run A:
==> flow/design.v (excerpt) <==
module axi_slave #(
    parameter AXI_ID_WD   = 2,
    parameter AXI_DATA_WD = 32,
    parameter AXI_ADDR_WD = 32,
    parameter AXI_STRB_WD = 4
    )(
    input                      S_AXI_ACLK,
    input                      S_AXI_ARESETN,
    input  [AXI_ADDR_WD-1 : 0] S_AXI_AWADDR,
    input  [AXI_ID_WD-1   : 0] S_AXI_AWID,
    input  [1 : 0]             S_AXI_AWBURST,
    input  [2 : 0]             S_AXI_AWSIZE,
    input  [7 : 0]             S_AXI_AWLEN,
    input                      S_AXI_AWVALID,
    output                     S_AXI_AWREADY,
    input  [AXI_DATA_WD-1 : 0] S_AXI_WDATA,
    input  [AXI_STRB_WD-1 : 0] S_AXI_WSTRB,
    input                      S_AXI_WLAST,
    input                      S_AXI_WVALID,
    output                     S_AXI_WREADY,
    output [AXI_ID_WD-1   : 0] S_AXI_BID,
    output [1 : 0]             S_AXI_BRESP,
    output                     S_AXI_BVALID,
    input                      S_AXI_BREADY,
    input  [AXI_ADDR_WD-1 : 0] S_AXI_ARADDR,
    input  [AXI_ID_WD-1   : 0] S_AXI_ARID,
    input  [1 : 0]             S_AXI_ARBURST,
    input  [2 : 0]             S_AXI_ARSIZE,
    input  [7 : 0]             S_AXI_ARLEN,
    input                      S_AXI_ARVALID,
    output                     S_AXI_ARREADY,
    output [AXI_DATA_WD-1 : 0] S_AXI_RDATA,
    output                     S_AXI_RLAST,
    output [AXI_ID_WD-1   : 0] S_AXI_RID,
    output [1 : 0]             S_AXI_RRESP,
    output                     S_AXI_RVALID,
    input                      S_AXI_RREADY
    );
Size in the first run: ~4,500 cells after synthesis, about 180 I/O pins.
clock: 10.0 ns
lec_check: 0
cap_margin: 20
cell_pad_in_sites_detail_placement: 2
cell_pad_in_sites_global_placement: 4
core_margin: 2
core_utilization: 30
place_density: 0.5
slew_margin: 20
run.sh (not shown) runs the stock make flow with config.mk's settings and CLKGATE_MAP_FILE=.
Inputs modified between run A and run B:
Settings: CTS_CLUSTER_DIAMETER: unset -> 396; SETUP_SLACK_MARGIN: unset -> 2.52; CTS_CLUSTER_SIZE: unset -> 98; CORE_UTILIZATION: 30 -> 51; the clock period (ns, I/O delays scaled along): 10.0 -> 11.1.
Results
Seen in the log of run B: DPL-0033 during detailed placement, after which the run never completed.
Reported for run A and run B, share of flip-flops with an asynchronous set or reset turned out identical to the last digit.
| yosys synthesis chip area | run A vs run B | ≈ equal |
Comparing run A against run B, there is no change at all in synthesized cell count.
Effective utilization at floorplan, run A and run B: higher on run B
Die boundary width for run B is lower than for run A.
Run B -> run A: synthesized area delta 0, exact match
Area share of fa/ha/maj cells after synthesis: run B vs run A, no meaningful difference
Taking run A as 1.0, run B lands at 0.77 on standard-cell row count.
On area enclosed by the die boundary, run A loses to run B.
Going from run A to run B, die outline height shrank by more than 10%.
Compared with run A, run B shows area of the placeable core lower by about 40%.

========
build 57:
axi_slave again, from the RTL that the note above started with.
clock: 7.05 ns
lec_check: 0
cap_margin: 25
cell_pad_in_sites_detail_placement: 2
cell_pad_in_sites_global_placement: 4
core_aspect_ratio: 0.92
core_margin: 9
core_utilization: 33
gpl_routability_driven: 0
place_density_lb_addon: 0.0
slew_margin: 0
Build 57 | status: complete | timing, DRC, antenna: pass
Edits applied to the flow inputs when going from build 57 to build 84:
==> flow/config.mk <==
export PLATFORM = sky130hd
export DESIGN_NAME = axi_slave
export DESIGN_NICKNAME = axi_slave
export VERILOG_FILES = /design/flow/design.v
export SDC_FILE = /design/flow/constraint.sdc
export NUM_CORES = 4
export LEC_CHECK = 0
export CAP_MARGIN = 20
export CELL_PAD_IN_SITES_DETAIL_PLACEMENT = 0
export CELL_PAD_IN_SITES_GLOBAL_PLACEMENT = 4
export CORE_MARGIN = 2
export CORE_UTILIZATION = 47
export PLACE_DENSITY = 0.5
export SLEW_MARGIN = 20
==> flow/constraint.sdc <==
create_clock -name core_clock -period 5.85 [get_ports {S_AXI_ACLK}]
set_input_delay 1.1700 -clock core_clock [delete_from_list [all_inputs] [get_ports {S_AXI_ACLK}]]
set_output_delay 1.1700 -clock core_clock [all_outputs]
set_load 0.01 [all_outputs]
--- outcome ---
- Looking at global-route wire length before repair, build 84 sits 14% below build 57.
- Die width: build 84 and build 57 compared, higher one is build 57
- Compared with build 57, in build 84 multi-input combinational cell area higher, combinational cell fraction of total power higher.
- Between build 84 and build 57, the layout overhead on the synthesized area figures differ only marginally.
- Relative to build 57, worst hold-check slack increased by 6.9 ps in build 84.
- Total net switching power, build 84 and build 57: lower on build 57
Relative to build 84, the following input files were edited for build 66:
-- flow/config.mk --
<<< build 84, line 10
export CELL_PAD_IN_SITES_GLOBAL_PLACEMENT = 4
>>> build 66, line 10
export CELL_PAD_IN_SITES_GLOBAL_PLACEMENT = 0
<<< build 84, line 12
export CORE_UTILIZATION = 47
>>> build 66, line 12
export CORE_UTILIZATION = 52
export CTS_CLUSTER_SIZE = 100
==> flow/constraint.sdc <==
create_clock -name core_clock -period 3.31 [get_ports {S_AXI_ACLK}]
set_input_delay 0.6620 -clock core_clock [delete_from_list [all_inputs] [get_ports {S_AXI_ACLK}]]
set_output_delay 0.6620 -clock core_clock [all_outputs]
set_load 0.01 [all_outputs]
==> comparison <==
Compared with build 84, in build 66 setup slack after placement went down, power went up, number of standard cells in the layout, taps in and fillers out went up. Build 66: part of the total power dissipated in sequential elements 1.4 points below build 84. The layout from build 66, despite a flow that completed every stage, fails the layout checks, with the failing checks listed as setup timing. The run showing the greater area of the multi-input gates is build 66.
What build 3 does differently from build 66 at the input level:
-- flow/config.mk --
<<< build 66, line 8
export CAP_MARGIN = 20
>>> build 3, line 8
export CAP_MARGIN = 5
<<< build 66, line 12
export CORE_UTILIZATION = 52
export CTS_CLUSTER_SIZE = 100
export PLACE_DENSITY = 0.5
>>> build 3, line 12
export CORE_UTILIZATION = 72
export CTS_CLUSTER_SIZE = 15
export PLACE_DENSITY = 0.61
==> flow/constraint.sdc <==
create_clock -name core_clock -period 4.76 [get_ports {S_AXI_ACLK}]
set_input_delay 0.9520 -clock core_clock [delete_from_list [all_inputs] [get_ports {S_AXI_ACLK}]]
set_output_delay 0.9520 -clock core_clock [all_outputs]
set_load 0.01 [all_outputs]
Findings:
- Every stage of build 3 finished as expected; the final checks, on the other hand, flagged setup timing, which means the layout fails.
- Ran to the end and failed final checks on setup timing: build 66.
- The via count reported for build 3 is higher than the one for build 66.
- Summary of the comparison: maximum resistive drop on vdd is lower in build 3, relative to build 66.
- Compared to build 66, build 3 has first-pass iteration count of the detailed router 16 lower.
- Diff build 66 -> build 3: design area decreased 5500 um^2; met1 usage went up by 9.8 points.
- Changes observed in build 3 relative to build 66: number of buffers created by CTS shows a reduction of 11; number of rows created at floorplan now sits lower; total power fell 32%.
- Sequential portion of the cell area in build 3 is 3.3 points higher than in build 66
- Higher non-clock buffer count among build 66 and build 3: build 66
No activity file was given, so power comes from the tool's default toggle rates.
